**design/flow/run.sh**
```bash
#!/bin/bash
# the make line also repeats each setting of config.mk as NAME=value (left out here)
make -C /OpenROAD-flow-scripts/flow DESIGN_CONFIG=/design/flow/config.mk WORK_HOME=/design/flow/orfs CLKGATE_MAP_FILE= finish
```
**design/flow/config.mk**
```make
export PLATFORM = sky130hd
export DESIGN_NAME = Processor
export DESIGN_NICKNAME = Processor
export VERILOG_FILES = /design/flow/design.v
export SDC_FILE = /design/flow/constraint.sdc
export NUM_CORES = 4
export LEC_CHECK = 0
export ABC_AREA = 0
export CAP_MARGIN = 20
export CORE_MARGIN = 2
export CORE_UTILIZATION = 65
export CTS_CLUSTER_DIAMETER = 359
export HOLD_SLACK_MARGIN = -0.09
export MAX_ROUTING_LAYER = met4
export SETUP_SLACK_MARGIN = -0.8
export SLEW_MARGIN = 20
export TNS_END_PERCENT = 15
```
**design/flow/constraint.sdc**
```tcl
create_clock -name core_clock -period 11.5 [get_ports {clk}]
set_input_delay 2.3000 -clock core_clock [delete_from_list [all_inputs] [get_ports {clk}]]
set_output_delay 2.3000 -clock core_clock [all_outputs]
set_load 0.01 [all_outputs]
```
**design/flow/design.v**
```verilog
module ComplexALU(
    input wire [31:0] operand1,
    input wire [31:0] operand2,
    input wire [3:0] opcode,
    output reg [31:0] result
);
always @(*) begin
    case(opcode)
        4'b0000: begin 
            result[31:16] = operand1[31:16] + operand2[31:16];
            result[15:0] = operand1[15:0] + operand2[15:0];
        end
        4'b0001: begin 
            result[31:16] = operand1[31:16] - operand2[31:16];
            result[15:0] = operand1[15:0] - operand2[15:0];
        end
        4'b0010: begin  
            result[31:16] = (operand1[31:16] * operand2[31:16]) - (operand1[15:0] * operand2[15:0]);
            result[15:0] = (operand1[31:16] * operand2[15:0]) + (operand1[15:0] *operand2[31:16]);
        end
        default:  
            result = 32'h0;
    endcase
end
endmodule
module RegisterFile(
    input wire clk,
    input wire rst,
    input wire [4:0] read_addr1,
    input wire [4:0] read_addr2,
    input wire [4:0] write_addr,
    input wire write_enable,
    input wire [31:0] write_data,
    output reg [31:0] read_data1,
    output reg [31:0] read_data2
);
reg [31:0] registers [15:0];
integer i;
always @(*) begin
	read_data1 = registers[read_addr1[3:0]];
    read_data2 = registers[read_addr2[3:0]];
end
always @(posedge clk) begin
    if (rst) begin
        for (i = 0; i < 16; i = i + 1)
            registers[i] <= 32'h0;
        registers[0] <= 32'h00010002;  
        registers[1] <= 32'h00030004;  
    end
	else if (write_enable) begin
        registers[write_addr[3:0]] <= write_data;
    end
end
endmodule
module Processor(
    input wire clk,
    input wire rst,
    input wire [15:0] instruction,
    output reg [4:0] pc,
    output wire [31:0] result,
    output wire [31:0] data_1,
    output wire [31:0] data_2
);
RegisterFile reg_file_inst(
    .clk(clk),
    .rst(rst),
    .read_addr1({1'b0, instruction[11:8]}),
    .read_addr2({1'b0, instruction[7:4]}),
    .write_addr({1'b0, instruction[3:0]}),
    .write_enable(1'b1),
    .write_data(result),
    .read_data1(data_1),
    .read_data2(data_2)
);
ComplexALU alu(
    .operand1(data_1),
    .operand2(data_2),
    .opcode(instruction[15:12]),
    .result(result)
);
always @(posedge clk) begin
    if (rst)
        pc <= 5'd0;
    else
        pc <= pc + 1;
end
endmodule
```
==> out/qor.csv, run 1 <==
metric,value,unit
status,"complete, but fails checks",
check.faults,setup timing,
grt_overflow_total,0,
period_used_share,115.1,%
cp_max_fo,11,
rr_worst_depth,33,
warnings,36,
worstSetupEndpointType,output port,
fp.dieW,264.8,microns
worstMarginPinSlew,1262,ps
cp-startpoint,instruction[8],
path_class,in -> out,
synthTopLogicFamily,adder cells,
cts_hold_buffers,0,
ys_sh_xor,3.914,%
period_minus_slack,13230,ps
clk_pin_slew,100,ps
aoi_share,5.199,%
yosysWarnings,3,
finish.utilization,78.64,%
via_count,39660,
synth_area_per_cell,11.25,sq um
stdcell_area,52910,sq um
arrival,10930,ps
finalHoldViolCount,0,
routed-wl-met2,81380,microns
clock_skew,41.63,ps
clk_path_buf_depth,3,
numPortBuffers,118,
cp_common_cell,fa_1,
syn_to_final_growth,19.68,%
ys_area,44210,sq um
holdPathStages,1,
mux_area_share,14.27,%
grt_pass1_wl,281300,microns
grt_max_degree,33,
wl_met1,57420,microns
syn_nets,4541,
routed.top_layer,met4,
vias_per_cell,7.372,
htreeDepth,2,
max_cap_viol_count,0,
seq_area_frac_synth,35.00,%
crit_family,adder cells,
yosysTopAreaCell,edfxtp_1,
hold_class,reg -> reg,
rr_endpoint,reg_file_inst.registers[6][31],
design.die.area,70120,sq um
drtAntennaViolNets,0,
ios,119,
synth-edff-count,512,
min_to,pc[0],
grt_usage,59.15,%
ys_async_sr_fraction,0,%
antenna_found_initial,14,
syn-instance-count,3930,
drv_slew,0,
maxSlewHeadroom,15.86,%
finalNetCount,5068,
cts.sinks,517,
drt_wl_total,197500,microns
rrSetupSlack,2230,ps
drt-initial-drc-count,8190,
max_stage_delay,660,ps
hp-start,pc[0],
endpoint,result[15],
cts_tree,yes,
synth.most_common_cell,nor2_1,
place_congestion,1.062,
crit_buf_inv,9,
pre_cts_ws,-1962,ps
fp-utilization,65.71,%
yosys.area_share.simple,10.86,%
max_freq,75.56,MHz
ys_types,72,
die_h,264.8,microns
ctsRootBufferMaster,clkbuf_16,
rows,95,
ys_sh_adder,23.13,%
ys_cells,3930,
drcViolationCount,0,
cts_buffers,43,
top_cell_area_share,34.78,%
fill_cells,3752,
r2r-start,reg_file_inst.registers[6][17],
cp-start-kind,input port,
worstSkewPairLatency,660,ps
core_area,67280,sq um
crit_path_top_delay_cell,mux4_2,
ff_type,edfxtp_1,
mappedNetlistArea,44210,sq um
worst_slack,-1734,ps
route.met3.wl,34700,microns
common_cells,"915 x nor2_1, 548 x inv_1, 512 x edfxtp_1, 374 x fa_1, 254 x mux4_2",
dp_hpwl,127800,microns
cp_num_cells,31,
setup-violations-final,22,
ys_seq_elements,517,
avgRoutedWirePerCell,36.72,microns
rsz0062_at_grt,true,
cp.required,9200,ps
firstDrtPassIters,13,
grt_pass1_vias,41380,
top_cells_by_area,"edfxtp_1 35%, fa_1 17%, mux4_2 13%",
postPlaceCellArea,50880,sq um
[per-stage QoR]
step / TNS (ps) / std cells / hold WS, ps
after global placement: -23020 / 5270 / 438.4
after CTS: -17600 / 5359 / 501.2
after floorplan: -10520 / 3930 / 469.1
after global routing: -24040 / 5379 / 562.3
final: -21410 / 5380 / 552.3
after detailed placement: -25390 / 5270 / 469.3
[what timing repair did]
action                                  CTS  global route
pin swaps                                18            19
resized                                  63            36
gates cloned                              0             1
endpoints found under the setup margin   17            17
buffers inserted                         20             4
[cell type report]
cell class | count | area [sq um] | area share, %
Multi-Input combinational cell | 2596 | 25930 | 49.01
Clock inverter | 23 | 237.7 | 0.4493
Antenna cell | 18 | 45.04 | 0.08513
Inverter | 561 | 2111 | 3.989
Timing Repair Buffer | 738 | 6855 | 12.96
Tap cell | 873 | 1092 | 2.065
Sequential cell | 517 | 15470 | 29.25
Clock buffer | 54 | 1160 | 2.192
[metal layers]
metal  up-vias  GRT usage, %
met1     18430         64.35
met2      4991         81.92
li1      14230             -
met4         0         48.69
met3      2015         28.42
met5         -             -
==> inputs of run 2 (changes only) <==
Settings changed: CORE_MARGIN 2 to 4, CORE_UTILIZATION 65 to 70, CTS_CLUSTER_DIAMETER 359 to 213, HOLD_SLACK_MARGIN -0.09 to -0.1, SETUP_SLACK_MARGIN -0.8 to 0.41.
Clock period 11.5 ns to 12.8 ns, I/O delays scaled along.
==> run 2 against run 1 <==
  * The run now fails in global routing
  * Die area shrank 4.1%
  * Synthesized cell count stayed put
  * Area after synthesis is the same
==> out/qor.csv, run 2 <==
metric,value,unit
common_cells,"915 x nor2_1, 548 x inv_1, 512 x edfxtp_1, 374 x fa_1, 254 x mux4_2",
yosysWarnings,3,
synth.most_common_cell,nor2_1,
design.die.area,67240,sq um
die_h,259.3,microns
ff_type,edfxtp_1,
grt_overflow_total,114,
ios,119,
postPlaceCellArea,51040,sq um
mappedNetlistArea,44210,sq um
dp_hpwl,132000,microns
ys_seq_elements,517,
status,aborted with a tool error,
place_inst,5244,
aoi_share,5.199,%
ys_area,44210,sq um
top_cells_by_area,"edfxtp_1 35%, fa_1 17%, mux4_2 13%",
htreeDepth,2,
synth_area_per_cell,11.25,sq um
synth-edff-count,512,
rows,91,
ys_cells,3930,
synthTopLogicFamily,adder cells,
seq_area_frac_synth,35.00,%
cts_buffers,43,
ys_async_sr_fraction,0,%
stop_error,[ERROR GRT-0232] Routing congestion too high. Check the congestion heatmap in the GUI.,
mux_area_share,14.27,%
grt_usage,82.38,%
numPortBuffers,118,
place_congestion,1.070,
yosysTopAreaCell,edfxtp_1,
cts_hold_buffers,0,
clk_path_buf_depth,3,
syn-instance-count,3930,
ctsRootBufferMaster,clkbuf_16,
cts.sinks,517,
ys_sh_xor,3.914,%
yosys.area_share.simple,10.86,%
top_cell_area_share,34.78,%
fp.dieW,259.3,microns
ys_types,72,
ys_sh_adder,23.13,%
stop_stage,global routing,
core_area,62170,sq um
fp-utilization,71.11,%
syn_nets,4541,
run 2: stage by stage:
step	utilization (%)	worst slack, ps
2_1_floorplan	-	59.52
3_3_place_gp	82.02	-1022
3_5_place_dp	82.10	-1261
4_1_cts	86.89	-322.4
run 2: repair_timing:
item	in CTS
cloned	8
endpoints found under the setup margin	22
resized	190
pin swaps	104
buffers inserted	96
run 2: metal layers:
metal	global-route usage [%]	overflow
met3	71.11	11
met1	82.82	8
met4	76.84	42
met5	-	-
met2	93.11	53
==> inputs of run 3 (changes only) <==
Settings changed: ABC_AREA 0 to 1, CAP_MARGIN 20 to 15, CELL_PAD_IN_SITES_GLOBAL_PLACEMENT set to 1, CORE_MARGIN 4 to 10, CORE_UTILIZATION 70 to 40, CTS_CLUSTER_DIAMETER 213 to 372, HOLD_SLACK_MARGIN -0.1 to unset, MAX_ROUTING_LAYER met4 to unset, SETUP_SLACK_MARGIN 0.41 to 5.0, SLEW_MARGIN 20 to 15, TNS_END_PERCENT 15 to unset.
Clock period 12.8 ns to 25.0 ns, I/O delays scaled along.
==> run 3 against run 2 <==
  * The run now finishes clean
  * Synthesized cell count is 62% higher
  * Area after synthesis grew 11%
  * Die area up 100%
==> out/qor.csv, run 3 <==
metric,value,unit
status,finished clean,
crit_path_top_delay_cell,clkdlybuf4s50_1,
mux_area_share,0,%
fill_cells,12420,
synthTopLogicFamily,simple AND/OR/NAND/NOR gates,
antenna_found_initial,4,
grt_usage,29.29,%
htreeDepth,2,
drcViolationCount,0,
synth.most_common_cell,nand2_1,
rows,128,
ff_type,edfxtp_1,
drt-initial-drc-count,4585,
min_to,pc[0],
crit_buf_inv,9,
rr_worst_depth,35,
holdPathStages,1,
die_h,370.5,microns
finalNetCount,6855,
clk_path_buf_depth,3,
period_used_share,78.54,%
drtAntennaViolNets,0,
endpoint,result[15],
seq_area_frac_synth,31.50,%
warnings,33,
syn_nets,6973,
hold_class,reg -> reg,
yosys.area_share.simple,24.94,%
finalHoldViolCount,0,
tns,0,ps
yosysWarnings,3,
numPortBuffers,118,
clock_skew,22.38,ps
path_class,in -> out,
cts_buffers,61,
fp.dieW,370.5,microns
rr_endpoint,reg_file_inst.registers[9][14],
ys_cells,6362,
worstSkewPairLatency,670,ps
ys_sh_xor,1.625,%
drt_wl_total,204600,microns
grt_pass1_wl,294500,microns
rrSetupSlack,16090,ps
syn_to_final_growth,8.519,%
crit_family,adder cells,
fp-utilization,40.31,%
r2r-start,reg_file_inst.registers[5][20],
ctsRootBufferMaster,clkbuf_16,
arrival,14640,ps
postPlaceCellArea,51250,sq um
setup-violations-final,0,
worstSetupEndpointType,output port,
syn-instance-count,6362,
design.die.area,137200,sq um
drv_slew,0,
stdcell_area,53310,sq um
max_stage_delay,630,ps
vias_per_cell,5.372,
period_minus_slack,19640,ps
firstDrtPassIters,8,
mappedNetlistArea,49130,sq um
avgRoutedWirePerCell,25.82,microns
cts.sinks,517,
dp_hpwl,126300,microns
synth-edff-count,512,
clk_pin_slew,70,ps
ys_sh_adder,20.82,%
top_cells_by_area,"edfxtp_1 31%, fa_1 15%, nand2_1 11%",
synth_area_per_cell,7.722,sq um
cts_tree,yes,
cp_common_cell,fa_1,
ios,119,
maxSlewHeadroom,30.78,%
cp-startpoint,instruction[4],
hp-start,pc[0],
cp_max_fo,74,
aoi_share,7.103,%
worstMarginPinSlew,1038,ps
grt_max_degree,104,
max_freq,50.93,MHz
ys_seq_elements,517,
via_count,42560,
ys_async_sr_fraction,0,%
max_cap_viol_count,0,
core_area,121900,sq um
place_congestion,0.8369,
grt_overflow_total,0,
grt_pass1_vias,41200,
ys_types,50,
seqCellArea,15470,sq um
cp_num_cells,34,
cts_hold_buffers,0,
logic_area,26990,sq um
ys_area,49130,sq um
common_cells,"1490 x nand2_1, 1258 x inv_1, 675 x nand3_1, 600 x nor2_1, 512 x edfxtp_1",
yosysTopAreaCell,edfxtp_1,
cp-start-kind,input port,
rsz0062_at_grt,false,
top_cell_area_share,31.30,%
cp.required,20000,ps
## run 3: cell type report
type | count | area share (%)
well taps | 1625 | 3.814
multi-input cells | 4164 | 50.63
inverters | 1278 | 9.045
diodes | 4 | 0.01878
clock inverters | 38 | 0.6360
clock buffers | 76 | 3.009
flip-flops and latches | 517 | 29.03
repair buffers | 222 | 3.816
## run 3: repair_timing
action                                  in CTS  in global routing
endpoints found under the setup margin       3                  5
setup buffers                                0                  0
hold endpoints to repair                     0                  0
resized                                      5                 26
## run 3: stage by stage
step           hold WS (ps)  setup WS (ps)  std cells  util [%]
2_1_floorplan         469.1           7834       6362         -
3_3_place_gp          451.7           4760       7806     42.05
3_5_place_dp          458.5           4743       7806     42.05
4_1_cts               486.0           5084       7920     43.66
5_1_grt               512.3           5054       7920     43.73
6_report              486.4           5364       7924     43.74
## run 3: layer usage
metal  track usage, %  wire length [microns]  up-vias
met5                0                      0        -
met1            42.28                  91800    21050
li1                 -                      -    19560
met3            3.926                  15750      310
met4            8.284                   6618        0
met2            45.63                  90400     1637
==> inputs of run 4 (changes only) <==
Settings changed: ABC_AREA 1 to unset, CAP_MARGIN 15 to 20, CELL_PAD_IN_SITES_GLOBAL_PLACEMENT 1 to unset, CORE_MARGIN 10 to 2, CORE_UTILIZATION 40 to 71, CTS_CLUSTER_DIAMETER 372 to 30, MAX_ROUTING_LAYER set to met4, SETUP_SLACK_MARGIN 5.0 to 4.83, SLEW_MARGIN 15 to 20.
Clock period 25.0 ns to 17.9 ns, I/O delays scaled along.
==> run 4 against run 3 <==
  * The flow now stops in global routing
  * Die area decreased by 53%
  * Area after synthesis decreased by 10%
  * Synthesized cell count decreased by 38%
==> out/qor.csv, run 4 <==
metric,value,unit
grt_overflow_total,469,
status,aborted with a tool error,
design.die.area,64280,sq um
mappedNetlistArea,44210,sq um
ios,119,
ys_area,44210,sq um
synthTopLogicFamily,adder cells,
synth_area_per_cell,11.25,sq um
stop_error,[ERROR GRT-0232] Routing congestion too high. Check the congestion heatmap in the GUI.,
place_inst,4765,
syn_nets,4541,
htreeDepth,2,
ys_cells,3930,
ys_sh_adder,23.13,%
synth.most_common_cell,nor2_1,
ff_type,edfxtp_1,
core_area,61600,sq um
die_h,253.5,microns
cts_buffers,53,
ys_seq_elements,517,
top_cells_by_area,"edfxtp_1 35%, fa_1 17%, mux4_2 13%",
clk_path_buf_depth,3,
place_congestion,1.023,
top_cell_area_share,34.78,%
ctsRootBufferMaster,clkbuf_16,
syn-instance-count,3930,
yosysWarnings,3,
mux_area_share,14.27,%
grt_usage,88.61,%
stop_stage,global routing,
seq_area_frac_synth,35.00,%
fp-utilization,71.77,%
ys_types,72,
ys_async_sr_fraction,0,%
numPortBuffers,118,
rows,91,
ys_sh_xor,3.914,%
cts.sinks,517,
dp_hpwl,114100,microns
cts_hold_buffers,0,
yosys.area_share.simple,10.86,%
aoi_share,5.199,%
fp.dieW,253.5,microns
synth-edff-count,512,
yosysTopAreaCell,edfxtp_1,
common_cells,"915 x nor2_1, 548 x inv_1, 512 x edfxtp_1, 374 x fa_1, 254 x mux4_2",
==> run 4: routing by layer <==
| metal | GRT overflow | track usage [%] |
|---|---|---|
| met1 | 55 | 88.51 |
| met2 | 177 | 96.74 |
| met3 | 73 | 79.94 |
| met4 | 164 | 85.56 |
| met5 | - | - |
==> run 4: repair_timing <==
| action | CTS |
|---|---|
| pin swaps | 108 |
| cloned | 24 |
| buffers inserted | 202 |
| endpoints found under the setup margin | 28 |
| resized | 411 |
==> run 4: metrics by stage <==
stage | hold WS (ps) | cell area, sq um | setup slack [ps]
4_1_cts | 594.5 | 52240 | 2558
3_5_place_dp | 518.5 | 46660 | 1267
3_3_place_gp | 449.5 | 46660 | 1381
2_1_floorplan | 469.1 | 44790 | 3127
==> inputs of run 5 (changes only) <==
Settings changed: CORE_UTILIZATION 71 to 65, CTS_CLUSTER_DIAMETER 30 to unset, SETUP_SLACK_MARGIN 4.83 to 4.09, TNS_END_PERCENT set to 5.
Clock period 17.9 ns to 14.0 ns, I/O delays scaled along.
==> run 5 against run 4 <==
  * The run again fails in global routing
  * Die area rose by 9.1%
  * Area after synthesis did not move
  * Synthesized cell count stayed put
==> out/qor.csv, run 5 <==
metric,value,unit
status,aborted with a tool error,
stop_stage,global routing,
stop_error,[ERROR GRT-0232] Routing congestion too high. Check the congestion heatmap in the GUI.,
dp_hpwl,129000,microns
core_area,67280,sq um
place_congestion,1.026,
ys_area,44210,sq um
grt_overflow_total,170,
ys_seq_elements,517,
numPortBuffers,118,
common_cells,"915 x nor2_1, 548 x inv_1, 512 x edfxtp_1, 374 x fa_1, 254 x mux4_2",
ios,119,
yosysTopAreaCell,edfxtp_1,
rows,95,
grt_usage,81.06,%
synth-edff-count,512,
cts_hold_buffers,0,
ctsRootBufferMaster,clkbuf_16,
syn_nets,4541,
synthTopLogicFamily,adder cells,
htreeDepth,2,
design.die.area,70120,sq um
synth_area_per_cell,11.25,sq um
ys_cells,3930,
fp.dieW,264.8,microns
cts_buffers,43,
ys_async_sr_fraction,0,%
yosys.area_share.simple,10.86,%
fp-utilization,65.71,%
ys_sh_adder,23.13,%
pre_cts_ws,-771.1,ps
syn-instance-count,3930,
die_h,264.8,microns
mux_area_share,14.27,%
synth.most_common_cell,nor2_1,
ys_sh_xor,3.914,%
top_cells_by_area,"edfxtp_1 35%, fa_1 17%, mux4_2 13%",
top_cell_area_share,34.78,%
ys_types,72,
ff_type,edfxtp_1,
yosysWarnings,3,
aoi_share,5.199,%
seq_area_frac_synth,35.00,%
cts.sinks,517,
clk_path_buf_depth,3,
mappedNetlistArea,44210,sq um
run 5: repair_timing:
item | 4_1_cts
hold endpoints to repair | 0
resized | 153
setup buffers | 66
pin swaps | 64
cloned | 9
endpoints found under the setup margin | 367
run 5: metal layers:
| layer | global-route usage (%) | overflow |
|---|---|---|
| met5 | - | - |
| met4 | 74.01 | 68 |
| met3 | 69.72 | 12 |
| met2 | 93.29 | 74 |
| met1 | 80.81 | 16 |
run 5: stage by stage:
stage	util, %	cells	TNS [ps]	cell area [sq um]
after floorplan	-	3930	0	44690
after global placement	73.84	5121	-3562	49680
after detailed placement	73.86	5122	-4171	49690
after CTS	78.06	5269	0	52510
==> inputs of run 6 (changes only) <==
Settings changed: CORE_UTILIZATION 65 to 21, MAX_ROUTING_LAYER met4 to unset, SETUP_SLACK_MARGIN 4.09 to unset, TNS_END_PERCENT 5 to unset.
Clock period 14.0 ns to 29.3 ns, I/O delays scaled along.
==> run 6 against run 5 <==
  * Now clean on timing, DRC and antenna
  * Die area rose to 3.1 times the previous value
  * Synthesized cell count stayed put
  * Area after synthesis is the same
==> out/qor.csv, run 6 <==
metric,value,unit
status,finished clean,
period_used_share,76.21,%
hold_class,reg -> reg,
rr_worst_depth,25,
cts.sinks,517,
design.die.area,214200,sq um
grt_pass1_wl,239900,microns
warnings,28,
yosysTopAreaCell,edfxtp_1,
ys_area,44210,sq um
clk_pin_slew,60,ps
post_cts_resized,0,
drt-initial-drc-count,4045,
holdPathStages,1,
mappedNetlistArea,44210,sq um
ys_sh_adder,23.13,%
worstMarginPinSlew,1146,ps
fill_cells,22250,
place_congestion,0.9095,
min_to,pc[0],
fp.dieW,462.8,microns
grt_max_degree,82,
avgRoutedWirePerCell,24.61,microns
whs,465.3,ps
worst_slack,6970,ps
ys_types,72,
syn_nets,4541,
common_cells,"915 x nor2_1, 548 x inv_1, 512 x edfxtp_1, 374 x fa_1, 254 x mux4_2",
firstDrtPassIters,6,
cp-start-kind,input port,
endpoint,result[15],
rrSetupSlack,19920,ps
max_freq,44.78,MHz
synth-edff-count,512,
cp_max_fo,81,
cp_common_cell,fa_1,
finalHoldViolCount,0,
ys_cells,3930,
yosys.area_share.simple,10.86,%
setup-violations-final,0,
ys_seq_elements,517,
core_area,209400,sq um
ys_async_sr_fraction,0,%
maxSlewHeadroom,23.63,%
cp-startpoint,instruction[9],
ys_sh_xor,3.914,%
postPlaceCellArea,48860,sq um
path_class,in -> out,
grt_pass1_vias,33370,
htreeDepth,2,
mux_area_share,14.27,%
crit_path_top_delay_cell,buf_4,
clk_path_buf_depth,3,
logic_area,25690,sq um
vias_per_cell,4.768,
grt_usage,15.30,%
syn-instance-count,3930,
hp-start,pc[0],
cp.required,23440,ps
seqCellArea,15470,sq um
worstSkewPairLatency,600,ps
synth.most_common_cell,nor2_1,
cts_tree,yes,
worstSetupEndpointType,output port,
yosysWarnings,3,
period_minus_slack,22330,ps
dp_hpwl,112100,microns
cp_num_cells,28,
ff_type,edfxtp_1,
grt_overflow_total,0,
finalNetCount,4574,
rr_endpoint,reg_file_inst.registers[14][15],
drv_slew,0,
aoi_share,5.199,%
rows,168,
synth_area_per_cell,11.25,sq um
top_cell_area_share,34.78,%
crit_family,adder cells,
via_count,32470,
seq_area_frac_synth,35.00,%
stdcell_area,50570,sq um
fp-utilization,21.12,%
clock_skew,28.38,ps
r2r-start,reg_file_inst.registers[7][25],
numPortBuffers,118,
pre_cts_ws,6649,ps
cts_hold_buffers,0,
max_stage_delay,780,ps
ctsRootBufferMaster,clkbuf_16,
drt_wl_total,167600,microns
die_h,462.8,microns
synthTopLogicFamily,adder cells,
drtAntennaViolNets,0,
tns,0,ps
top_cells_by_area,"edfxtp_1 35%, fa_1 17%, mux4_2 13%",
ios,119,
max_cap_viol_count,0,
cts_buffers,53,
crit_buf_inv,6,
drcViolationCount,0,
cts_setup_buffers,0,
syn_to_final_growth,14.39,%
antenna_found_initial,7,
arrival,16470,ps
rsz0062_at_grt,false,
run 6: stage by stage:
stage / util [%] / instances
floorplan: - / 3930
global placement: 23.30 / 6709
detailed placement: 23.34 / 6711
CTS: 24.15 / 6807
global route: 24.15 / 6809
finish: 24.16 / 6811
run 6: layer usage:
| metal | share of wire (%) | GRT usage [%] | vias to the layer above |
|---|---|---|---|
| li1 | - | - | 13220 |
| met1 | 38 | 19.71 | 16680 |
| met2 | 45 | 24.36 | 2115 |
| met3 | 11 | 3.607 | 457 |
| met4 | 5.1 | 6.764 | 8 |
| met5 | 0.026 | 0 | - |
run 6: layout make-up:
| class | count | share of cell area, % |
|---|---|---|
| well taps | 2805 | 6.940 |
| repair buffers | 234 | 4.137 |
| diodes | 2 | 0.009896 |
| clock inverters | 28 | 0.5245 |
| flip-flops and latches | 517 | 30.60 |
| clock buffers | 68 | 2.818 |
| multi-input cells | 2596 | 50.81 |
| inverters | 561 | 4.164 |
==> inputs of run 7 (changes only) <==
Settings changed: CORE_UTILIZATION 21 to 66, MAX_ROUTING_LAYER set to met4, SETUP_SLACK_MARGIN set to -0.87.
Clock period 29.3 ns to 11.5 ns, I/O delays scaled along.
==> run 7 against run 6 <==
  * The flow now stops in global routing
  * Synthesized cell count stayed put
  * Die area decreased by 68%
  * Area after synthesis unchanged
==> out/qor.csv, run 7 <==
metric,value,unit
mappedNetlistArea,44210,sq um
dp_hpwl,131500,microns
ys_types,72,
common_cells,"915 x nor2_1, 548 x inv_1, 512 x edfxtp_1, 374 x fa_1, 254 x mux4_2",
ys_area,44210,sq um
status,aborted with a tool error,
yosysWarnings,3,
fp-utilization,67.00,%
top_cells_by_area,"edfxtp_1 35%, fa_1 17%, mux4_2 13%",
fp.dieW,262.8,microns
syn-instance-count,3930,
ys_seq_elements,517,
htreeDepth,2,
stop_stage,global routing,
rows,94,
yosys.area_share.simple,10.86,%
clk_path_buf_depth,3,
die_h,262.8,microns
ff_type,edfxtp_1,
synth.most_common_cell,nor2_1,
numPortBuffers,118,
core_area,65980,sq um
mux_area_share,14.27,%
seq_area_frac_synth,35.00,%
ios,119,
synth_area_per_cell,11.25,sq um
ys_sh_adder,23.13,%
place_congestion,1.075,
yosysTopAreaCell,edfxtp_1,
ys_async_sr_fraction,0,%
syn_nets,4541,
design.die.area,69070,sq um
top_cell_area_share,34.78,%
cts_buffers,43,
ys_sh_xor,3.914,%
cts.sinks,517,
synth-edff-count,512,
ys_cells,3930,
aoi_share,5.199,%
ctsRootBufferMaster,clkbuf_16,
synthTopLogicFamily,adder cells,
[run 7: repair_timing]
item	CTS
resized	95
setup buffers	44
hold buffers	0
endpoints found under the setup margin	17
cloned	4
pin swaps	33
[run 7: through the flow]
| step | utilization [%] | area (sq um) | worst slack (ps) | instances |
|---|---|---|---|---|
| floorplan | - | 44290 | -905.9 | 3930 |
| global placement | 77.12 | 50880 | -1661 | 5259 |
| detailed placement | 77.12 | 50880 | -1843 | 5259 |
| CTS | 80.42 | 53060 | -1320 | 5362 |
==> inputs of run 8 (changes only) <==
Settings changed: ABC_AREA set to 0, CORE_UTILIZATION 66 to 70, CTS_CLUSTER_DIAMETER set to 213, CTS_CLUSTER_SIZE set to 46, SETUP_SLACK_MARGIN -0.87 to 2.81, TNS_END_PERCENT set to 15.
Clock period 11.5 ns to 14.4 ns, I/O delays scaled along.
==> run 8 against run 7 <==
  * The run again fails in global routing
  * Die area fell by 5.6%
  * Area after synthesis did not move
  * Synthesized cell count did not move
==> out/qor.csv, run 8 <==
metric,value,unit
fp.dieW,255.3,microns
ys_sh_xor,3.914,%
syn_nets,4541,
cts_hold_buffers,0,
yosysWarnings,3,
ys_area,44210,sq um
rows,92,
numPortBuffers,118,
postPlaceCellArea,48360,sq um
top_cell_area_share,34.78,%
ys_cells,3930,
top_cells_by_area,"edfxtp_1 35%, fa_1 17%, mux4_2 13%",
ios,119,
aoi_share,5.199,%
syn-instance-count,3930,
synth-edff-count,512,
place_inst,4944,
ys_types,72,
stop_stage,global routing,
synth.most_common_cell,nor2_1,
core_area,62740,sq um
design.die.area,65180,sq um
status,aborted with a tool error,
ff_type,edfxtp_1,
clk_path_buf_depth,3,
place_congestion,1.035,
synth_area_per_cell,11.25,sq um
ys_sh_adder,23.13,%
mappedNetlistArea,44210,sq um
ys_seq_elements,517,
dp_hpwl,121400,microns
mux_area_share,14.27,%
die_h,255.3,microns
fp-utilization,70.47,%
cts.sinks,517,
synthTopLogicFamily,adder cells,
ys_async_sr_fraction,0,%
common_cells,"915 x nor2_1, 548 x inv_1, 512 x edfxtp_1, 374 x fa_1, 254 x mux4_2",
seq_area_frac_synth,35.00,%
ctsRootBufferMaster,clkbuf_16,
yosys.area_share.simple,10.86,%
cts_buffers,15,
yosysTopAreaCell,edfxtp_1,
htreeDepth,1,
run 8: through the flow:
| stage | TNS (ps) | setup slack (ps) | hold WS [ps] | utilization, % |
|---|---|---|---|---|
| after global placement | -307.4 | -170.7 | 441.4 | 77.07 |
| after floorplan | 0 | 1020 | 469.1 | - |
| after CTS | 0 | 627.7 | 536.0 | 81.51 |
| after detailed placement | -1195 | -390.1 | 483.6 | 77.08 |
run 8: repair_timing:
item | 4_1_cts
buffers inserted | 140
setup endpoints to repair | 28
pin swaps | 104
cloned | 12
resized | 183
==> inputs of run 9 (changes only) <==
Settings changed: CAP_MARGIN 20 to 10, CELL_PAD_IN_SITES_DETAIL_PLACEMENT set to 1, CORE_MARGIN 2 to 6, CORE_UTILIZATION 70 to 15, CTS_CLUSTER_DIAMETER 213 to unset, CTS_CLUSTER_SIZE 46 to unset, MAX_ROUTING_LAYER met4 to unset, PLACE_DENSITY_LB_ADDON set to 0.2, SETUP_SLACK_MARGIN 2.81 to 4.21, TNS_END_PERCENT 15 to 75.
Clock period 14.4 ns to 25.0 ns, I/O delays scaled along.
==> run 9 against run 8 <==
  * The run now finishes clean
  * Area after synthesis is the same
  * Die area grew to 4.7 times the previous value
  * Synthesized cell count is the same
==> out/qor.csv, run 9 <==
metric,value,unit
tns,0,ps
numPortBuffers,118,
clock_skew,46.84,ps
warnings,30,
cp.required,20000,ps
cp-start-kind,input port,
clk_pin_slew,50,ps
vias_per_cell,4.024,
max_cap_viol_count,0,
cts_buffers,66,
period_used_share,81.81,%
ys_sh_adder,23.13,%
antenna_found_initial,17,
stdcell_area,52610,sq um
worst_slack,4549,ps
hold_class,reg -> reg,
ys_async_sr_fraction,0,%
ys_types,72,
drv_slew,0,
seq_area_frac_synth,35.00,%
rsz0062_at_grt,true,
firstDrtPassIters,5,
rr_worst_depth,28,
crit_family,adder cells,
min_to,pc[0],
postPlaceCellArea,50470,sq um
cts.sinks,517,
synth-edff-count,512,
core_area,292100,sq um
via_count,32000,
aoi_share,5.199,%
mux_area_share,14.27,%
whs,474.4,ps
status,finished clean,
synth_area_per_cell,11.25,sq um
synth.most_common_cell,nor2_1,
drtAntennaViolNets,0,
common_cells,"915 x nor2_1, 548 x inv_1, 512 x edfxtp_1, 374 x fa_1, 254 x mux4_2",
grt_pass1_wl,287800,microns
syn-instance-count,3930,
crit_buf_inv,11,
cp_common_cell,fa_1,
finish.utilization,18.01,%
rr_endpoint,reg_file_inst.registers[5][31],
finalNetCount,4610,
dp_hpwl,140100,microns
ff_type,edfxtp_1,
seqCellArea,15470,sq um
rows,198,
fp-utilization,15.14,%
maxSlewHeadroom,28.41,%
synthTopLogicFamily,adder cells,
htreeDepth,3,
drcViolationCount,0,
top_cells_by_area,"edfxtp_1 35%, fa_1 17%, mux4_2 13%",
fill_cells,33210,
cts_hold_buffers,0,
ys_area,44210,sq um
cp_max_fo,23,
pre_cts_ws,4047,ps
mappedNetlistArea,44210,sq um
design.die.area,307900,sq um
yosysTopAreaCell,edfxtp_1,
max_freq,48.90,MHz
cp-startpoint,instruction[10],
yosysWarnings,3,
period_minus_slack,20450,ps
worstSetupEndpointType,output port,
top_cell_area_share,34.78,%
place_inst,7826,
cp_num_cells,33,
ys_sh_xor,3.914,%
syn_to_final_growth,19.00,%
endpoint,result[31],
grt_pass1_vias,34860,
arrival,15450,ps
rrSetupSlack,15470,ps
stdcell_count,7951,
setup-violations-final,0,
yosys.area_share.simple,10.86,%
r2r-start,reg_file_inst.registers[0][16],
logic_area,25800,sq um
grt_usage,13.25,%
finalHoldViolCount,0,
path_class,in -> out,
cts_tree,yes,
avgRoutedWirePerCell,26.22,microns
ys_seq_elements,517,
crit_path_top_delay_cell,a22oi_4,
syn_nets,4541,
ios,119,
clk_path_buf_depth,3,
drt-initial-drc-count,2965,
hp-start,pc[0],
worstMarginPinSlew,1070,ps
worstSkewPairLatency,640,ps
ctsRootBufferMaster,clkbuf_16,
die_h,554.9,microns
place_congestion,0.8016,
max_stage_delay,640,ps
ys_cells,3930,
fp.dieW,554.9,microns
holdPathStages,1,
grt_max_degree,74,
grt_overflow_total,0,
drt_wl_total,208500,microns
[run 9: timing repair]
action / CTS / global route
endpoints found under the setup margin: 2 / 2
setup buffers: 0 / 5
cloned: 0 / 0
pin swaps: 0 / 2
gates resized: 1 / 9
[run 9: metal layers]
layer	global-route usage (%)	wire [microns]	vias to the layer above
li1	-	-	13300
met2	21.46	95670	1143
met5	0	37	-
met4	3.497	5467	6
met1	18.08	93280	17340
met3	2.587	14030	212
[run 9: final cells by class]
cell class / instances / share of cell area, %
antenna: 5 / 0.02378
clock buffer: 85 / 3.356
clock inverter: 30 / 0.5018
inverter: 561 / 4.017
multi-input combinational: 2596 / 49.05
sequential: 517 / 29.41
tap: 3900 / 9.275
timing repair buffer: 257 / 4.366
==> inputs of run 10 (changes only) <==
Settings changed: ABC_AREA 0 to 1, CAP_MARGIN 10 to 20, CELL_PAD_IN_SITES_DETAIL_PLACEMENT 1 to 2, CELL_PAD_IN_SITES_GLOBAL_PLACEMENT set to 1, CORE_UTILIZATION 15 to 41, CTS_CLUSTER_DIAMETER set to 310, CTS_CLUSTER_SIZE set to 72, GPL_ROUTABILITY_DRIVEN set to 0, GPL_TIMING_DRIVEN set to 0, HOLD_SLACK_MARGIN set to 0.01, MAX_ROUTING_LAYER set to met4, PLACE_DENSITY_LB_ADDON 0.2 to 0.28, SETUP_SLACK_MARGIN 4.21 to 2.81, TNS_END_PERCENT 75 to 15.
Clock period 25.0 ns to 28.1 ns, I/O delays scaled along.
==> run 10 against run 9 <==
  * The run now fails in global routing
  * Area after synthesis rose by 11%
  * Die area shrank 58%
  * Synthesized cell count up 62%
==> out/qor.csv, run 10 <==
metric,value,unit
postPlaceCellArea,52870,sq um
synthTopLogicFamily,simple AND/OR/NAND/NOR gates,
fp.dieW,358.2,microns
syn-instance-count,6362,
ys_cells,6362,
design.die.area,128300,sq um
ys_sh_adder,20.82,%
clk_path_buf_depth,3,
common_cells,"1490 x nand2_1, 1258 x inv_1, 675 x nand3_1, 600 x nor2_1, 512 x edfxtp_1",
synth-edff-count,512,
ys_types,50,
syn_nets,6973,
numPortBuffers,111,
aoi_share,7.103,%
die_h,358.2,microns
rows,126,
stop_error,[ERROR GRT-0116] Global routing finished with congestion. Check the congestion regions in the DRC Viewer.,
mux_area_share,0,%
post_cts_resized,0,
ff_type,edfxtp_1,
ios,119,
yosysWarnings,3,
cts_buffers,11,
mappedNetlistArea,49130,sq um
yosys.area_share.simple,24.94,%
top_cell_area_share,31.30,%
grt_overflow_total,249,
grt_usage,63.96,%
place_inst,8093,
ys_area,49130,sq um
ys_async_sr_fraction,0,%
synth_area_per_cell,7.722,sq um
synth.most_common_cell,nand2_1,
core_area,118400,sq um
htreeDepth,1,
top_cells_by_area,"edfxtp_1 31%, fa_1 15%, nand2_1 11%",
ys_seq_elements,517,
cts_hold_buffers,0,
ys_sh_xor,1.625,%
stop_stage,global routing,
dp_hpwl,272900,microns
cts.sinks,517,
status,aborted with a tool error,
ctsRootBufferMaster,clkbuf_16,
seq_area_frac_synth,31.50,%
fp-utilization,41.49,%
cts_setup_buffers,0,
yosysTopAreaCell,edfxtp_1,
==> run 10: per-stage QoR <==
stage / setup WS [ps] / hold slack, ps
CTS: 4401 / 546.1
floorplan: 9694 / 469.1
global placement: 5279 / 454.1
detailed placement: 4462 / 492.3
==> run 10: per-layer routing <==
metal / overflow / GRT usage (%)
met1: 8 / 63.21
met2: 144 / 79.74
met3: 8 / 46.93
met4: 89 / 59.71
met5: - / -
==> inputs of run 11 (changes only) <==
Settings changed: ABC_AREA 1 to 0, CELL_PAD_IN_SITES_DETAIL_PLACEMENT 2 to unset, CELL_PAD_IN_SITES_GLOBAL_PLACEMENT 1 to unset, CORE_MARGIN 6 to 2, CORE_UTILIZATION 41 to 72, CTS_CLUSTER_DIAMETER 310 to 365, CTS_CLUSTER_SIZE 72 to 99, GPL_ROUTABILITY_DRIVEN 0 to unset, GPL_TIMING_DRIVEN 0 to unset, HOLD_SLACK_MARGIN 0.01 to unset, MAX_ROUTING_LAYER met4 to unset, PLACE_DENSITY set to 0.37, PLACE_DENSITY_LB_ADDON 0.28 to unset, SETUP_SLACK_MARGIN 2.81 to 2.18, TNS_END_PERCENT 15 to 10.
Clock period 28.1 ns to 11.8 ns, I/O delays scaled along.
==> run 11 against run 10 <==
  * The flow again stops in global routing
  * Area after synthesis is 10% lower
  * Die area fell by 51%
  * Synthesized cell count down 38%
==> out/qor.csv, run 11 <==
metric,value,unit
mux_area_share,14.27,%
grt_usage,82.38,%
rows,90,
ys_area,44210,sq um
aoi_share,5.199,%
top_cells_by_area,"edfxtp_1 35%, fa_1 17%, mux4_2 13%",
postPlaceCellArea,51320,sq um
syn-instance-count,3930,
top_cell_area_share,34.78,%
clk_path_buf_depth,3,
ys_async_sr_fraction,0,%
numPortBuffers,118,
cts.sinks,517,
synthTopLogicFamily,adder cells,
ios,119,
stop_error,[ERROR GRT-0232] Routing congestion too high. Check the congestion heatmap in the GUI.,
design.die.area,63400,sq um
cts_buffers,9,
yosysWarnings,3,
stop_stage,global routing,
synth.most_common_cell,nor2_1,
place_congestion,1.038,
ctsRootBufferMaster,clkbuf_16,
ys_types,72,
yosysTopAreaCell,edfxtp_1,
ys_sh_adder,23.13,%
syn_nets,4541,
ys_sh_xor,3.914,%
die_h,251.8,microns
mappedNetlistArea,44210,sq um
ys_seq_elements,517,
htreeDepth,1,
seq_area_frac_synth,35.00,%
dp_hpwl,128700,microns
fp-utilization,72.97,%
ys_cells,3930,
pre_cts_ws,-1588,ps
yosys.area_share.simple,10.86,%
fp.dieW,251.8,microns
synth-edff-count,512,
ff_type,edfxtp_1,
common_cells,"915 x nor2_1, 548 x inv_1, 512 x edfxtp_1, 374 x fa_1, 254 x mux4_2",
status,aborted with a tool error,
core_area,60580,sq um
grt_overflow_total,148,
place_inst,5198,
synth_area_per_cell,11.25,sq um
run 11: layer usage:
layer  GRT overflow  global-route usage (%)
met1              4                   82.55
met2             67                   94.70
met3              5                   72.30
met4             72                   79.80
met5              0                   47.49
run 11: repair_timing:
item,CTS
cloned,2
buffers inserted,95
hold buffers,0
pin swaps,118
endpoints found under the setup margin,232
gates resized,329
run 11: metrics by stage:
step                setup TNS (ps)  hold WS, ps  utilization [%]
global placement            -15160        442.4            84.67
floorplan                    -2972        469.1                -
detailed placement          -17680        500.6            84.71
CTS                         -10390        538.0            88.19
==> inputs of run 12 (changes only) <==
Settings changed: ABC_AREA 0 to 1, CAP_MARGIN 20 to 15, CELL_PAD_IN_SITES_DETAIL_PLACEMENT set to 1, CELL_PAD_IN_SITES_GLOBAL_PLACEMENT set to 3, CORE_ASPECT_RATIO set to 1.78, CORE_MARGIN 2 to 8, CORE_UTILIZATION 72 to 71, CTS_CLUSTER_DIAMETER 365 to 267, CTS_CLUSTER_SIZE 99 to 20, GPL_TIMING_DRIVEN set to 0, MAX_ROUTING_LAYER set to met4, PLACE_DENSITY 0.37 to unset, SETUP_SLACK_MARGIN 2.18 to 5.0, SLEW_MARGIN 20 to 15, TNS_END_PERCENT 10 to unset.
Clock period 11.8 ns to 25.0 ns, I/O delays scaled along.
==> run 12 against run 11 <==
  * The run fails in global placement without I/O
  * Synthesized cell count grew 62%
  * Area after synthesis up 11%
  * Die area rose by 23%
==> out/qor.csv, run 12 <==
metric,value,unit
common_cells,"1490 x nand2_1, 1258 x inv_1, 675 x nand3_1, 600 x nor2_1, 512 x edfxtp_1",
die_h,366.9,microns
ys_async_sr_fraction,0,%
ff_type,edfxtp_1,
fp.dieW,213.2,microns
syn_nets,6973,
ys_types,50,
synthTopLogicFamily,simple AND/OR/NAND/NOR gates,
synth_area_per_cell,7.722,sq um
syn-instance-count,6362,
mux_area_share,0,%
ys_sh_adder,20.82,%
ys_sh_xor,1.625,%
ys_area,49130,sq um
aoi_share,7.103,%
rows,128,
status,aborted with a tool error,
top_cell_area_share,31.30,%
seq_area_frac_synth,31.50,%
core_area,68550,sq um
synth-edff-count,512,
design.die.area,78220,sq um
yosysTopAreaCell,edfxtp_1,
mappedNetlistArea,49130,sq um
stop_error,[ERROR GPL-0301] Utilization 158.887 % exceeds 100%.,
top_cells_by_area,"edfxtp_1 31%, fa_1 15%, nand2_1 11%",
yosys.area_share.simple,24.94,%
yosysWarnings,3,
ys_cells,6362,
synth.most_common_cell,nand2_1,
fp-utilization,71.67,%
stop_stage,global placement without I/O,
ys_seq_elements,517,
==> inputs of run 13 (changes only) <==
Settings changed: ABC_AREA 1 to unset, CAP_MARGIN 15 to 20, CELL_PAD_IN_SITES_DETAIL_PLACEMENT 1 to unset, CELL_PAD_IN_SITES_GLOBAL_PLACEMENT 3 to unset, CORE_ASPECT_RATIO 1.78 to unset, CORE_MARGIN 8 to 2, CORE_UTILIZATION 71 to 59, CTS_CLUSTER_DIAMETER 267 to unset, CTS_CLUSTER_SIZE 20 to unset, GPL_TIMING_DRIVEN 0 to unset, MAX_ROUTING_LAYER met4 to unset, SETUP_SLACK_MARGIN 5.0 to 4.09, SLEW_MARGIN 15 to 20.
Clock period 25.0 ns to 14.0 ns, I/O delays scaled along.
==> run 13 against run 12 <==
  * The run now finishes clean
  * Area after synthesis shrank 10%
  * Synthesized cell count shrank 38%
  * Die area shrank 1.4%
==> out/qor.csv, run 13 <==
metric,value,unit
clk_pin_slew,70,ps
period_used_share,98.66,%
max_cap_viol_count,0,
core_area,74320,sq um
status,finished clean,
syn_to_final_growth,25.43,%
synth.most_common_cell,nor2_1,
worst_slack,187.2,ps
max_stage_delay,580,ps
cp-start-kind,input port,
cts_buffers,45,
finalHoldViolCount,0,
synth_area_per_cell,11.25,sq um
drt-initial-drc-count,4883,
finalNetCount,5139,
holdPathStages,1,
ys_async_sr_fraction,0,%
via_count,36450,
mux_area_share,14.27,%
cts_hold_buffers,0,
min_to,pc[0],
maxSlewHeadroom,22.75,%
arrival,11010,ps
cts_tree,yes,
yosys.area_share.simple,10.86,%
ys_types,72,
cp_common_cell,fa_1,
rrSetupSlack,2510,ps
rr_endpoint,reg_file_inst.registers[12][15],
syn_nets,4541,
fp.dieW,277.7,microns
endpoint,result[31],
worstSetupEndpointType,output port,
avgRoutedWirePerCell,32.51,microns
whs,478.7,ps
ys_cells,3930,
top_cell_area_share,34.78,%
drt_wl_total,179900,microns
ctsRootBufferMaster,clkbuf_16,
common_cells,"915 x nor2_1, 548 x inv_1, 512 x edfxtp_1, 374 x fa_1, 254 x mux4_2",
fill_cells,4793,
ys_seq_elements,517,
period_minus_slack,13810,ps
die_h,277.7,microns
grt_pass1_wl,252200,microns
warnings,34,
seq_area_frac_synth,35.00,%
ios,119,
syn-instance-count,3930,
ff_type,edfxtp_1,
drv_slew,0,
ys_sh_xor,3.914,%
htreeDepth,2,
yosysTopAreaCell,edfxtp_1,
worstSkewPairLatency,590,ps
worstMarginPinSlew,1156,ps
rr_worst_depth,59,
drtAntennaViolNets,0,
crit_path_top_delay_cell,fa_1,
drcViolationCount,0,
antenna_found_initial,2,
grt_max_degree,33,
cp.required,11200,ps
synthTopLogicFamily,adder cells,
cp_max_fo,7,
mappedNetlistArea,44210,sq um
hold_class,reg -> reg,
cts.sinks,517,
rsz0062_at_grt,true,
clk_path_buf_depth,3,
place_congestion,1.005,
grt_usage,45.74,%
numPortBuffers,118,
synth-edff-count,512,
setup-violations-final,0,
ys_sh_adder,23.13,%
vias_per_cell,6.587,
dp_hpwl,120300,microns
ys_area,44210,sq um
crit_family,adder cells,
top_cells_by_area,"edfxtp_1 35%, fa_1 17%, mux4_2 13%",
num_antenna_cells,0,
pre_cts_ws,-356.5,ps
max_freq,72.40,MHz
design.die.area,77140,sq um
yosysWarnings,3,
firstDrtPassIters,6,
path_class,in -> out,
grt_pass1_vias,38200,
clock_skew,29.81,ps
grt_overflow_total,0,
cp-startpoint,instruction[8],
cp_num_cells,38,
fp-utilization,59.48,%
rows,100,
aoi_share,5.199,%
crit_buf_inv,17,
r2r-start,reg_file_inst.registers[11][18],
hp-start,pc[0],
-- run 13: per-layer routing --
| metal | share of wire (%) | GRT usage [%] |
|---|---|---|
| met1 | 32 | 55.08 |
| met2 | 45 | 73.03 |
| met3 | 13 | 12.40 |
| met4 | 9.2 | 29.66 |
| met5 | 0.016 | 0 |
-- run 13: cell type report --
| cell class | instances | area [sq um] | area share, % |
|---|---|---|---|
| well taps | 969 | 1212 | 2.186 |
| flip-flops and latches | 517 | 15470 | 27.91 |
| clock inverters | 31 | 416.7 | 0.7514 |
| repair buffers | 807 | 8021 | 14.47 |
| multi-input cells | 2596 | 26960 | 48.62 |
| inverters | 561 | 2172 | 3.917 |
| clock buffers | 52 | 1195 | 2.155 |
-- run 13: metrics by stage --
step                      cells  cell area, sq um  utilization (%)  setup TNS, ps
after floorplan            3930             44960                -              0
after global routing       5533             55450            74.61              0
after CTS                  5456             53840            72.44              0
after global placement     5245             50080            67.39          -2473
after detailed placement   5246             50100            67.41          -1234
final                      5533             55450            74.61              0
-- run 13: repair_timing --
action                     CTS  global route
gates cloned                 8             5
gates resized              293           214
setup buffers              119            71
pin swaps                  144           104
setup endpoints to repair  334           331
==> inputs of run 14 (changes only) <==
Settings changed: CORE_UTILIZATION 59 to 66, MAX_ROUTING_LAYER set to met4, SETUP_SLACK_MARGIN 4.09 to 1.33.
==> run 14 against run 13 <==
  * The run now fails in global routing
  * Area after synthesis unchanged
  * Synthesized cell count unchanged
  * Die area down 10%
==> out/qor.csv, run 14 <==
metric,value,unit
common_cells,"915 x nor2_1, 548 x inv_1, 512 x edfxtp_1, 374 x fa_1, 254 x mux4_2",
cts.sinks,517,
pre_cts_ws,-815.1,ps
dp_hpwl,123700,microns
aoi_share,5.199,%
syn-instance-count,3930,
cts_buffers,42,
stop_stage,global routing,
status,aborted with a tool error,
mappedNetlistArea,44210,sq um
ys_sh_adder,23.13,%
ys_sh_xor,3.914,%
seq_area_frac_synth,35.00,%
mux_area_share,14.27,%
yosysTopAreaCell,edfxtp_1,
synth.most_common_cell,nor2_1,
place_congestion,1.039,
yosysWarnings,3,
clk_path_buf_depth,3,
ctsRootBufferMaster,clkbuf_16,
ys_area,44210,sq um
ys_async_sr_fraction,0,%
ff_type,edfxtp_1,
die_h,262.8,microns
fp.dieW,262.8,microns
synthTopLogicFamily,adder cells,
synth-edff-count,512,
yosys.area_share.simple,10.86,%
fp-utilization,67.00,%
ys_types,72,
ios,119,
ys_cells,3930,
rows,94,
top_cells_by_area,"edfxtp_1 35%, fa_1 17%, mux4_2 13%",
synth_area_per_cell,11.25,sq um
numPortBuffers,118,
core_area,65980,sq um
top_cell_area_share,34.78,%
htreeDepth,2,
cts_hold_buffers,0,
ys_seq_elements,517,
design.die.area,69070,sq um
syn_nets,4541,
==> run 14: what timing repair did <==
item | CTS
pin swaps | 122
cloned | 6
setup endpoints to repair | 23
setup buffers | 120
resized | 231
==> run 14: per-stage QoR <==
stage | TNS [ps] | instance area (sq um) | hold WS (ps) | std cells | utilization [%]
4_1_cts | 0 | 52990 | 490.6 | 5302 | 80.31
3_3_place_gp | -2810 | 49600 | 439.5 | 5102 | 75.18
2_1_floorplan | 0 | 44650 | 469.1 | 3930 | -
3_5_place_dp | -4701 | 49600 | 464.2 | 5102 | 75.18
==> inputs of run 15 (changes only) <==
Settings changed: ABC_AREA set to 1, CAP_MARGIN 20 to 15, CELL_PAD_IN_SITES_DETAIL_PLACEMENT set to 1, CELL_PAD_IN_SITES_GLOBAL_PLACEMENT set to 3, CORE_ASPECT_RATIO set to 0.75, CORE_MARGIN 2 to 10, CORE_UTILIZATION 66 to 71, CTS_CLUSTER_DIAMETER set to 267, CTS_CLUSTER_SIZE set to 51, GPL_TIMING_DRIVEN set to 0, SETUP_SLACK_MARGIN 1.33 to 5.0, SLEW_MARGIN 20 to 15.
Clock period 14.0 ns to 25.0 ns, I/O delays scaled along.
==> run 15 against run 14 <==
  * The flow stops in global placement without I/O
  * Area after synthesis up 11%
  * Synthesized cell count up 62%
  * Die area up 16%
==> out/qor.csv, run 15 <==
metric,value,unit
stop_error,[ERROR GPL-0301] Utilization 158.846 % exceeds 100%.,
die_h,247.8,microns
mux_area_share,0,%
ys_cells,6362,
yosys.area_share.simple,24.94,%
synth_area_per_cell,7.722,sq um
syn_nets,6973,
ys_sh_xor,1.625,%
core_area,68540,sq um
yosysTopAreaCell,edfxtp_1,
ff_type,edfxtp_1,
ys_types,50,
common_cells,"1490 x nand2_1, 1258 x inv_1, 675 x nand3_1, 600 x nor2_1, 512 x edfxtp_1",
aoi_share,7.103,%
top_cells_by_area,"edfxtp_1 31%, fa_1 15%, nand2_1 11%",
stop_stage,global placement without I/O,
ys_async_sr_fraction,0,%
synthTopLogicFamily,simple AND/OR/NAND/NOR gates,
seq_area_frac_synth,31.50,%
synth-edff-count,512,
synth.most_common_cell,nand2_1,
top_cell_area_share,31.30,%
yosysWarnings,3,
design.die.area,80220,sq um
rows,83,
syn-instance-count,6362,
ys_seq_elements,517,
fp-utilization,71.67,%
status,aborted with a tool error,
fp.dieW,323.7,microns
ys_sh_adder,20.82,%
mappedNetlistArea,49130,sq um
ys_area,49130,sq um
==> inputs of run 16 (changes only) <==
Settings changed: CAP_MARGIN 15 to 0, CELL_PAD_IN_SITES_DETAIL_PLACEMENT 1 to unset, CELL_PAD_IN_SITES_GLOBAL_PLACEMENT 3 to 1, CORE_ASPECT_RATIO 0.75 to unset, CORE_UTILIZATION 71 to 40, CTS_CLUSTER_DIAMETER 267 to unset, CTS_CLUSTER_SIZE 51 to unset, GPL_TIMING_DRIVEN 0 to unset, MAX_ROUTING_LAYER met4 to unset, SLEW_MARGIN 15 to 0.
==> run 16 against run 15 <==
  * Now clean on timing, DRC and antenna
  * Area after synthesis is the same
  * Synthesized cell count unchanged
  * Die area up 71%
==> out/qor.csv, run 16 <==
metric,value,unit
cp-startpoint,instruction[4],
rr_worst_depth,35,
stdcell_count,7924,
mappedNetlistArea,49130,sq um
aoi_share,7.103,%
ios,119,
r2r-start,reg_file_inst.registers[5][20],
synth.most_common_cell,nand2_1,
cp_num_cells,34,
clk_pin_slew,70,ps
rsz0062_at_grt,false,
drt-initial-drc-count,4585,
hp-start,pc[0],
place_congestion,0.8369,
arrival,14640,ps
fp.dieW,370.5,microns
dp_hpwl,126300,microns
die_h,370.5,microns
grt_usage,29.29,%
syn_nets,6973,
cts_tree,yes,
min_to,pc[0],
syn-instance-count,6362,
drv_slew,0,
ys_area,49130,sq um
place_inst,7806,
hold_class,reg -> reg,
holdPathStages,1,
finalHoldViolCount,0,
cts.sinks,517,
max_freq,50.93,MHz
rows,128,
grt_max_degree,104,
cp.required,20000,ps
worstSetupEndpointType,output port,
period_used_share,78.54,%
worstMarginPinSlew,1038,ps
cts_hold_buffers,0,
synth_area_per_cell,7.722,sq um
cp_common_cell,fa_1,
endpoint,result[15],
finalNetCount,6855,
drcViolationCount,0,
cp-start-kind,input port,
numPortBuffers,118,
top_cells_by_area,"edfxtp_1 31%, fa_1 15%, nand2_1 11%",
avgRoutedWirePerCell,25.82,microns
status,finished clean,
synth-edff-count,512,
ys_sh_xor,1.625,%
via_count,42560,
seq_area_frac_synth,31.50,%
vias_per_cell,5.372,
yosysWarnings,3,
path_class,in -> out,
grt_overflow_total,0,
ys_types,50,
setup-violations-final,0,
ys_cells,6362,
rr_endpoint,reg_file_inst.registers[9][14],
tns,0,ps
common_cells,"1490 x nand2_1, 1258 x inv_1, 675 x nand3_1, 600 x nor2_1, 512 x edfxtp_1",
synthTopLogicFamily,simple AND/OR/NAND/NOR gates,
max_cap_viol_count,0,
ff_type,edfxtp_1,
htreeDepth,2,
max_stage_delay,630,ps
antenna_found_initial,4,
clk_path_buf_depth,3,
ys_async_sr_fraction,0,%
yosys.area_share.simple,24.94,%
drt_wl_total,204600,microns
grt_pass1_wl,294500,microns
ys_sh_adder,20.82,%
cp_max_fo,74,
drtAntennaViolNets,0,
warnings,33,
worstSkewPairLatency,670,ps
syn_to_final_growth,8.519,%
design.die.area,137200,sq um
ctsRootBufferMaster,clkbuf_16,
crit_family,adder cells,
firstDrtPassIters,8,
rrSetupSlack,16090,ps
core_area,121900,sq um
cts_buffers,61,
crit_path_top_delay_cell,clkdlybuf4s50_1,
mux_area_share,0,%
top_cell_area_share,31.30,%
cts_setup_buffers,0,
crit_buf_inv,9,
fp-utilization,40.31,%
period_minus_slack,19640,ps
yosysTopAreaCell,edfxtp_1,
ys_seq_elements,517,
grt_pass1_vias,41200,
maxSlewHeadroom,30.78,%
clock_skew,22.38,ps
run 16: timing repair:
| item | in CTS | in global routing |
|---|---|---|
| pin swaps | 0 | 0 |
| endpoints found under the setup margin | 3 | 5 |
| resized | 5 | 26 |
run 16: final cells by class:
type / count / area, sq um
Inverter: 1278 / 4822
Tap cell: 1625 / 2033
Multi-Input combinational cell: 4164 / 26990
Clock inverter: 38 / 339.1
Timing Repair Buffer: 222 / 2034
Clock buffer: 76 / 1604
Antenna cell: 4 / 10.01
Sequential cell: 517 / 15470
Fill cell: 12420 / 68570
run 16: per-stage QoR:
stage | cell area [sq um] | hold WS (ps) | setup slack, ps | util [%]
after floorplan | 49130 | 469.1 | 7834 | -
after global placement | 51250 | 451.7 | 4760 | 42.05
after detailed placement | 51250 | 458.5 | 4743 | 42.05
after CTS | 53210 | 486.0 | 5084 | 43.66
after global routing | 53300 | 512.3 | 5054 | 43.73
final | 53310 | 486.4 | 5364 | 43.74
run 16: routing by layer:
layer / up-vias / wire, microns / track usage, %
met1: 21050 / 91800 / 42.28
met2: 1637 / 90400 / 45.63
li1: 19560 / - / -
met5: - / 0 / 0
met3: 310 / 15750 / 3.926
met4: 0 / 6618 / 8.284
==> inputs of run 17 (changes only) <==
Settings changed: ABC_AREA 1 to 0, CAP_MARGIN 0 to 20, CELL_PAD_IN_SITES_GLOBAL_PLACEMENT 1 to unset, CORE_MARGIN 10 to 2, CORE_UTILIZATION 40 to 70, CTS_CLUSTER_DIAMETER set to 397, CTS_CLUSTER_SIZE set to 46, MAX_ROUTING_LAYER set to met4, PLACE_DENSITY_LB_ADDON set to 0.0, SETUP_SLACK_MARGIN 5.0 to 4.5, SLEW_MARGIN 0 to 20, TNS_END_PERCENT set to 15.
Clock period 25.0 ns to 15.1 ns, I/O delays scaled along.
==> run 17 against run 16 <==
  * The flow now stops in global routing
  * Die area fell by 53%
  * Synthesized cell count fell by 38%
  * Area after synthesis decreased by 10%
==> out/qor.csv, run 17 <==
metric,value,unit
place_congestion,1.030,
aoi_share,5.199,%
yosysTopAreaCell,edfxtp_1,
cts_buffers,15,
dp_hpwl,116600,microns
stop_stage,global routing,
die_h,255.3,microns
mux_area_share,14.27,%
ys_sh_adder,23.13,%
top_cell_area_share,34.78,%
ys_async_sr_fraction,0,%
yosys.area_share.simple,10.86,%
htreeDepth,1,
ys_seq_elements,517,
fp-utilization,70.47,%
grt_overflow_total,48,
cts.sinks,517,
postPlaceCellArea,47820,sq um
stop_error,[ERROR GRT-0232] Routing congestion too high. Check the congestion heatmap in the GUI.,
ys_types,72,
ctsRootBufferMaster,clkbuf_16,
place_inst,4881,
clk_path_buf_depth,3,
status,aborted with a tool error,
ff_type,edfxtp_1,
syn-instance-count,3930,
synth_area_per_cell,11.25,sq um
synth-edff-count,512,
fp.dieW,255.3,microns
common_cells,"915 x nor2_1, 548 x inv_1, 512 x edfxtp_1, 374 x fa_1, 254 x mux4_2",
syn_nets,4541,
mappedNetlistArea,44210,sq um
top_cells_by_area,"edfxtp_1 35%, fa_1 17%, mux4_2 13%",
core_area,62740,sq um
design.die.area,65180,sq um
synthTopLogicFamily,adder cells,
rows,92,
ys_area,44210,sq um
seq_area_frac_synth,35.00,%
ys_cells,3930,
ys_sh_xor,3.914,%
yosysWarnings,3,
ios,119,
grt_usage,78.80,%
synth.most_common_cell,nor2_1,
numPortBuffers,118,
run 17: metal layers:
layer	overflow	GRT usage, %
met1	0	78.57
met2	29	92.72
met3	1	64.17
met4	18	73.30
met5	-	-
run 17: what timing repair did:
action,4_1_cts
hold buffers,0
buffers inserted,160
endpoints found under the setup margin,287
hold endpoints to repair,0
pin swaps,155
resized,345
cloned,18
run 17: stage by stage:
step | setup TNS [ps] | worst slack (ps)
2_1_floorplan | 0 | 1447
3_3_place_gp | -31.11 | -31.11
3_5_place_dp | -65.40 | -65.40
4_1_cts | 0 | 1148
